==> 03-24: inputs <==
## multiplier
module multiplier (
    output Ready,
    output Valid,
    output [31:0] R,
    input [15:0] X,
    input [15:0] Y,
    input Clk,
    input Rst
);
Settings: LEC_CHECK=0, CAP_MARGIN=20, CELL_PAD_IN_SITES_DETAIL_PLACEMENT=0, CORE_ASPECT_RATIO=1.88, CORE_MARGIN=2, CORE_UTILIZATION=28, CTS_CLUSTER_SIZE=75, MIN_ROUTING_LAYER=met1, SETUP_SLACK_MARGIN=0.69, SLEW_MARGIN=10, TNS_END_PERCENT=5; clock period 9.48 ns.
run.sh (not shown) runs the stock make flow with config.mk's settings and CLKGATE_MAP_FILE=.
==> 02-17 (differences from 03-24) <==
Settings changed: ABC_AREA set to 1, CELL_PAD_IN_SITES_DETAIL_PLACEMENT 0 to unset, CORE_ASPECT_RATIO 1.88 to unset, CORE_UTILIZATION 28 to 68, CTS_CLUSTER_DIAMETER set to 228, CTS_CLUSTER_SIZE 75 to 88, HOLD_SLACK_MARGIN set to -0.08, MIN_ROUTING_LAYER met1 to unset, SETUP_SLACK_MARGIN 0.69 to unset, SLEW_MARGIN 10 to 20.
==> flow/constraint.sdc (replaced) <==
create_clock -name core_clock -period 11.0 [get_ports {Clk}]
set_input_delay 2.2000 -clock core_clock [delete_from_list [all_inputs] [get_ports {Clk}]]
set_output_delay 2.2000 -clock core_clock [all_outputs]
set_load 0.01 [all_outputs]
==> 09-09 (differences from 03-24) <==
Settings changed: ABC_AREA set to 1, CELL_PAD_IN_SITES_DETAIL_PLACEMENT 0 to unset, CORE_ASPECT_RATIO 1.88 to unset, CORE_UTILIZATION 28 to 66, CTS_CLUSTER_DIAMETER set to 27, CTS_CLUSTER_SIZE 75 to 99, MIN_ROUTING_LAYER met1 to unset, SETUP_SLACK_MARGIN 0.69 to 2.14, SLEW_MARGIN 10 to 20, TNS_END_PERCENT 5 to unset.
==> flow/constraint.sdc (replaced) <==
create_clock -name core_clock -period 8.75 [get_ports {Clk}]
set_input_delay 1.7500 -clock core_clock [delete_from_list [all_inputs] [get_ports {Clk}]]
set_output_delay 1.7500 -clock core_clock [all_outputs]
set_load 0.01 [all_outputs]
==> 05-02 (differences from 03-24) <==
Settings changed: CELL_PAD_IN_SITES_DETAIL_PLACEMENT 0 to unset, CORE_ASPECT_RATIO 1.88 to unset, CORE_UTILIZATION 28 to 66, CTS_CLUSTER_SIZE 75 to unset, MIN_ROUTING_LAYER met1 to unset, SETUP_SLACK_MARGIN 0.69 to 2.14, SLEW_MARGIN 10 to 20, TNS_END_PERCENT 5 to unset.
==> flow/constraint.sdc (replaced) <==
create_clock -name core_clock -period 8.75 [get_ports {Clk}]
set_input_delay 1.7500 -clock core_clock [delete_from_list [all_inputs] [get_ports {Clk}]]
set_output_delay 1.7500 -clock core_clock [all_outputs]
set_load 0.01 [all_outputs]
==> flow_summary.json <==
{
  "syn-instance-count": 1344,
  "failing_step": "clock tree synthesis (4_1_cts)",
  "pre_cts_ws_ns": -3.03,
  "top_cell_area_share": 0.182,
  "topCombFamilyByArea": "adder cells",
  "hpwl_um": 30700,
  "rows": 43,
  "outcome": "stopped before the end",
  "fa_ha_area_frac": 0.322,
  "initial_utilization": 0.678,
  "ys_sh_aoi": 0.256,
  "yosys_area_sq_um": 9450,
  "synth.cell_area_sq_um": 9450,
  "common_cells": "254 x inv_1, 166 x nand2_1, 135 x o21ai_0",
  "ys_types": 55,
  "synth-simple-area-share": 0.166,
  "area_leaders": "fa_1 18%, ha_1 14%, inv_1 10%",
  "stop_error": "[ERROR DPL-0033] detailed placement checks failed during check placement.",
  "ys_seq_frac": 0.0827,
  "syn_area_per_cell_sq_um": 7.03,
  "die_x_um": 124
}
[end of results for 09-09]
==> flow_summary.json <==
{
  "ys_seq_frac": 0.0690,
  "syn-instance-count": 1576,
  "cts_root_buf": "clkbuf_16",
  "die_x_um": 135,
  "outcome": "stopped before the end",
  "syn_area_per_cell_sq_um": 7.19,
  "rows": 47,
  "yosys_area_sq_um": 11300,
  "ys_sh_aoi": 0.302,
  "topCombFamilyByArea": "AND-OR/OR-AND gates",
  "failing_step": "global routing (5_1_grt)",
  "area_leaders": "fa_1 15%, ha_1 12%, a21oi_1 6.5%",
  "fa_ha_area_frac": 0.271,
  "stop_error": "[ERROR GRT-0116] Global routing finished with congestion. Check the congestion regions in the DRC Viewer.",
  "ys_types": 78,
  "synth-simple-area-share": 0.162,
  "hpwl_um": 38700,
  "top_cell_area_share": 0.152,
  "initial_utilization": 0.679,
  "synth.cell_area_sq_um": 11300
}
[end of results for 05-02]
==> flow_summary.json <==
{
  "ys_seq_frac": 0.0827,
  "synth-simple-area-share": 0.166,
  "common_cells": "254 x inv_1, 166 x nand2_1, 135 x o21ai_0",
  "top_cell_area_share": 0.182,
  "outcome": "stopped before the end",
  "initial_utilization": 0.689,
  "die_x_um": 122,
  "rows": 43,
  "fa_ha_area_frac": 0.322,
  "topCombFamilyByArea": "adder cells",
  "ys_sh_aoi": 0.256,
  "stop_error": "[ERROR GRT-0116] Global routing finished with congestion. Check the congestion regions in the DRC Viewer.",
  "area_leaders": "fa_1 18%, ha_1 14%, inv_1 10%",
  "syn_area_per_cell_sq_um": 7.03,
  "hpwl_um": 29900,
  "failing_step": "global routing (5_1_grt)",
  "syn-instance-count": 1344
}
[end of results for 02-17]
==> flow_summary.json <==
{
  "ys_seq_frac": 0.0690,
  "syn-instance-count": 1576,
  "ys_sh_aoi": 0.302,
  "hpwl_um": 51200,
  "rows": 101,
  "top_cell_area_share": 0.152,
  "ys_types": 78,
  "finalWorstSetupSlack_ns": -2.27,
  "setup_violations": 9,
  "syn_area_per_cell_sq_um": 7.19,
  "synth-simple-area-share": 0.162,
  "initial_utilization": 0.282,
  "topCombFamilyByArea": "AND-OR/OR-AND gates",
  "so_faults": "setup timing",
  "outcome": "complete, but fails checks",
  "pre_cts_ws_ns": -3.49,
  "critPathTopFamily": "adder cells",
  "die_x_um": 151,
  "p_clk_frac": 0.037,
  "fa_ha_area_frac": 0.271,
  "synth.cell_area_sq_um": 11300,
  "common_cells": "173 x inv_1, 157 x nor2_1, 147 x a21oi_1"
}
[end of results for 03-24]

==> inputs of trial 98 <==
multiplier again, from the RTL that the note above started with.
export LEC_CHECK = 0
export ABC_AREA = 1
export CAP_MARGIN = 20
export CELL_PAD_IN_SITES_DETAIL_PLACEMENT = 2
export CORE_MARGIN = 5
export CORE_UTILIZATION = 64
export CTS_CLUSTER_DIAMETER = 245
export GPL_ROUTABILITY_DRIVEN = 0
export GPL_TIMING_DRIVEN = 1
export HOLD_SLACK_MARGIN = 0.08
export MAX_ROUTING_LAYER = met4
export PLACE_DENSITY_LB_ADDON = 0.01
export SLEW_MARGIN = 35
create_clock -name core_clock -period 20.5 [get_ports {Clk}]
==> trial 44 (differences from trial 98) <==
Settings changed: ABC_AREA 1 to unset, CELL_PAD_IN_SITES_DETAIL_PLACEMENT 2 to unset, CORE_MARGIN 5 to 2, CORE_UTILIZATION 64 to 65, CTS_CLUSTER_DIAMETER 245 to unset, GPL_ROUTABILITY_DRIVEN 0 to unset, GPL_TIMING_DRIVEN 1 to unset, HOLD_SLACK_MARGIN 0.08 to unset, MAX_ROUTING_LAYER met4 to unset, PLACE_DENSITY_LB_ADDON 0.01 to unset, SETUP_SLACK_MARGIN set to -0.67, SLEW_MARGIN 35 to 20, TNS_END_PERCENT set to 40.
==> flow/constraint.sdc (replaced) <==
create_clock -name core_clock -period 11.1 [get_ports {Clk}]
set_input_delay 2.2200 -clock core_clock [delete_from_list [all_inputs] [get_ports {Clk}]]
set_output_delay 2.2200 -clock core_clock [all_outputs]
set_load 0.01 [all_outputs]
==> build 88 (differences from trial 98) <==
Settings changed: CELL_PAD_IN_SITES_DETAIL_PLACEMENT 2 to unset, CORE_MARGIN 5 to 2, CORE_UTILIZATION 64 to 70, CTS_CLUSTER_DIAMETER 245 to 27, GPL_ROUTABILITY_DRIVEN 0 to unset, GPL_TIMING_DRIVEN 1 to unset, HOLD_SLACK_MARGIN 0.08 to unset, MAX_ROUTING_LAYER met4 to unset, PLACE_DENSITY_LB_ADDON 0.01 to unset, SETUP_SLACK_MARGIN set to 2.14, SLEW_MARGIN 35 to 20.
==> flow/constraint.sdc (replaced) <==
create_clock -name core_clock -period 8.75 [get_ports {Clk}]
set_input_delay 1.7500 -clock core_clock [delete_from_list [all_inputs] [get_ports {Clk}]]
set_output_delay 1.7500 -clock core_clock [all_outputs]
set_load 0.01 [all_outputs]
==> comparison table <==
Result of the run: build 88 aborted with a tool error; trial 98 aborted with a tool error; trial 44 failed layout checks
Failing step: build 88 4_1_cts; trial 98 3_5_place_dp; trial 44 -
Reasons for failing layout checks: build 88 -; trial 98 -; trial 44 setup timing
Die boundary width: build 88 120.2 um; trial 98 131.5 um; trial 44 136.0 um
Net count entering floorplan: build 88 1570; trial 98 1570; trial 44 1802
Post-Place Cells: build 88 1800; trial 98 -; trial 44 2024
Gate count after technology mapping: build 88 1344; trial 98 1344; trial 44 1576
Yosys synthesis chip area: build 88 0.009454 mm^2; trial 98 0.009454 mm^2; trial 44 0.01133 mm^2
Setup slack at placement: build 88 -3.389 ns; trial 98 -; trial 44 -2.153 ns
Last weighted congestion value of the routability-driven placer: build 88 1.137; trial 98 -; trial 44 1.125
Fa+ha+maj area frac: build 88 32.24%; trial 98 32.24%; trial 44 27.07%
Post-Syn Area: build 88 0.009454 mm^2; trial 98 0.009454 mm^2; trial 44 0.01133 mm^2
Placeable core region: build 88 0.01319 mm^2; trial 98 0.01453 mm^2; trial 44 0.01718 mm^2
Vertical die size: build 88 120.2 um; trial 98 131.5 um; trial 44 136.0 um
Synth cell types: build 88 55; trial 98 55; trial 44 78
Cell row count: build 88 42; trial 98 44; trial 44 48
Synth Area per Inst: build 88 7.034 um^2; trial 98 7.034 um^2; trial 44 7.190 um^2
Synthesized-area fraction occupied by ao, oa, aoi and oai cells: build 88 25.62%; trial 98 25.62%; trial 44 30.23%
Multiplexer fraction of the synthesized cell area: build 88 0%; trial 98 0%; trial 44 1.778%
Sequential-to-total area share from yosys stat: build 88 8.272%; trial 98 8.272%; trial 44 6.901%
Die area: build 88 0.01445 mm^2; trial 98 0.01730 mm^2; trial 44 0.01851 mm^2
Total half-perimeter wirelength after legalization and detailed placement: build 88 34450 um; trial 98 -; trial 44 37710 um
Simple Share, Synth: build 88 16.65%; trial 98 16.65%; trial 44 16.20%
Post-synthesis share of cell area spent on xor and xnor gates: build 88 3.137%; trial 98 3.137%; trial 44 6.647%
Initial cell density of the core: build 88 71.68%; trial 98 65.05%; trial 44 65.97%
Fraction of post-synthesis cell area in the top cell type by area: build 88 18.21%; trial 98 18.21%; trial 44 15.19%
